Setup of try-raven:
// lab4_2
module lab4_2( 
              input wire      mode,
              input wire[2:0] opCode,
              input wire[3:0] value,
              input clk,
              input reset,
              output reg[9:0] result,
              output reg cacheFull,
              output reg invalidOp,
              output reg overflow);
Settings: LEC_CHECK=0, ABC_AREA=1, CAP_MARGIN=20, CORE_MARGIN=2, CORE_UTILIZATION=71, CTS_CLUSTER_SIZE=15, MIN_ROUTING_LAYER=met1, PLACE_DENSITY=0.35, SETUP_SLACK_MARGIN=2.77, SLEW_MARGIN=30; clock period 9.28 ns.
run.sh (not shown) runs the stock make flow with config.mk's settings and CLKGATE_MAP_FILE=.
No final results exist for try-raven, since it was stopped by error GRT-0232 during global routing (5_1_grt).
The following lists how try-indigo was set up differently from try-raven:
# try-raven
export LEC_CHECK = 0
export ABC_AREA = 1
export CAP_MARGIN = 20
export CORE_MARGIN = 2
export CORE_UTILIZATION = 71
export CTS_CLUSTER_SIZE = 15
export MIN_ROUTING_LAYER = met1
export PLACE_DENSITY = 0.35
export SETUP_SLACK_MARGIN = 2.77
export SLEW_MARGIN = 30
create_clock -name core_clock -period 9.28 [get_ports {clk}]
# try-indigo
export LEC_CHECK = 0
export CAP_MARGIN = 30
export CORE_MARGIN = 2
export CORE_UTILIZATION = 40
export GPL_TIMING_DRIVEN = 0
export SLEW_MARGIN = 40
create_clock -name core_clock -period 7.44 [get_ports {clk}]
--- outcome ---
- Re die height: try-raven and try-indigo aren't equal, and the higher value belongs to try-indigo.
- Of try-raven and try-indigo, only try-raven never reached the final stage.
- try-raven failed in global routing (5_1_grt) with GRT-0232.
- In try-indigo the implementation completed, yet the final layout does not meet the checks, the culprit being setup timing.
- Taking try-raven as the reference, in try-indigo cell total in the yosys stat output fell by 573, synthesized area rose by 2.0%, post-synth area from yosys stat rose by about 2%, synthesized cell count fell by 573.
- Reported for try-raven and try-indigo, number of synthesized flops with an enable pin turned out identical to the last digit.
- [compare] base=try-raven new=try-indigo: initial core utilization shows a reduction of 32 points, multiplexer share of the synthesized area shows an increase of 16 points, pre-CTS setup slack shows a reduction of 4.62 ns.
[inputs] try-maple vs try-indigo
# try-indigo
export LEC_CHECK = 0
export CAP_MARGIN = 30
export CORE_MARGIN = 2
export CORE_UTILIZATION = 40
export GPL_TIMING_DRIVEN = 0
export SLEW_MARGIN = 40
create_clock -name core_clock -period 7.44 [get_ports {clk}]
# try-maple
export LEC_CHECK = 0
export ABC_AREA = 1
export CAP_MARGIN = 20
export CORE_MARGIN = 2
export CORE_UTILIZATION = 72
export PLACE_DENSITY = 0.36
export SETUP_SLACK_MARGIN = 1.89
export SLEW_MARGIN = 20
export TNS_END_PERCENT = 5
create_clock -name core_clock -period 6.78 [get_ports {clk}]
[summary]
For try-maple, the flow was terminated by a tool error in global routing (5_1_grt) and produced no final design.
When the final numbers for try-indigo and try-maple were put side by side, the post-synthesis cell count from yosys turned out to be greater in try-maple.
Relative to try-indigo, the number of placement rows measured on try-maple has decreased by more than a quarter.
try-maple vs. try-indigo: largest buffer count on any clock path comparable; placed standard-cell area now larger; area after synthesis now smaller; number of different library cells in the post-synthesis netlist now smaller; post-CTS setup repair buffer count now smaller.
Lower synthesis area per yosys was reported by try-maple, not try-indigo.
Main logic family after synthesis = simple AND/OR/NAND/NOR gates: try-maple; main logic family after synthesis = adder cells: try-indigo
The synthesized-area fraction occupied by xor and xnor cells of try-maple is lower than that of try-indigo.
Inputs modified between try-maple and try-yarrow:
# try-maple
export LEC_CHECK = 0
export ABC_AREA = 1
export CAP_MARGIN = 20
export CORE_MARGIN = 2
export CORE_UTILIZATION = 72
export PLACE_DENSITY = 0.36
export SETUP_SLACK_MARGIN = 1.89
export SLEW_MARGIN = 20
export TNS_END_PERCENT = 5
create_clock -name core_clock -period 6.78 [get_ports {clk}]
# try-yarrow
export LEC_CHECK = 0
export ABC_AREA = 1
export CAP_MARGIN = 20
export CORE_MARGIN = 2
export CORE_UTILIZATION = 72
export PLACE_DENSITY = 0.36
export SETUP_SLACK_MARGIN = 1.89
export SLEW_MARGIN = 20
export TNS_END_PERCENT = 5
create_clock -name core_clock -period 10.5 [get_ports {clk}]
Notes after the runs:
Reported for try-yarrow and try-maple, gate count of the mapped netlist turned out identical to the last digit. The flow ran to completion for all of try-yarrow and try-maple but try-maple, which stopped partway. try-yarrow completed end to end; final checks failed (setup timing). try-maple never completed; the flow aborted with a tool error in global routing (5_1_grt). In the tables for try-yarrow and try-maple, post-place setup slack reads higher with try-yarrow. Re mux share of post-synthesis cell area: no difference whatsoever between try-yarrow and try-maple. From try-maple to try-yarrow, number of port buffers did not move at all. Reported for try-yarrow and try-maple, width of the chip turned out identical to the last digit. Post-place instance area: try-yarrow and try-maple compared, lower one is try-yarrow. Higher total instance count after detailed placement among try-yarrow and try-maple: try-maple. Comparing try-yarrow and try-maple, the higher number of buffers inserted to repair setup after CTS is on try-maple.
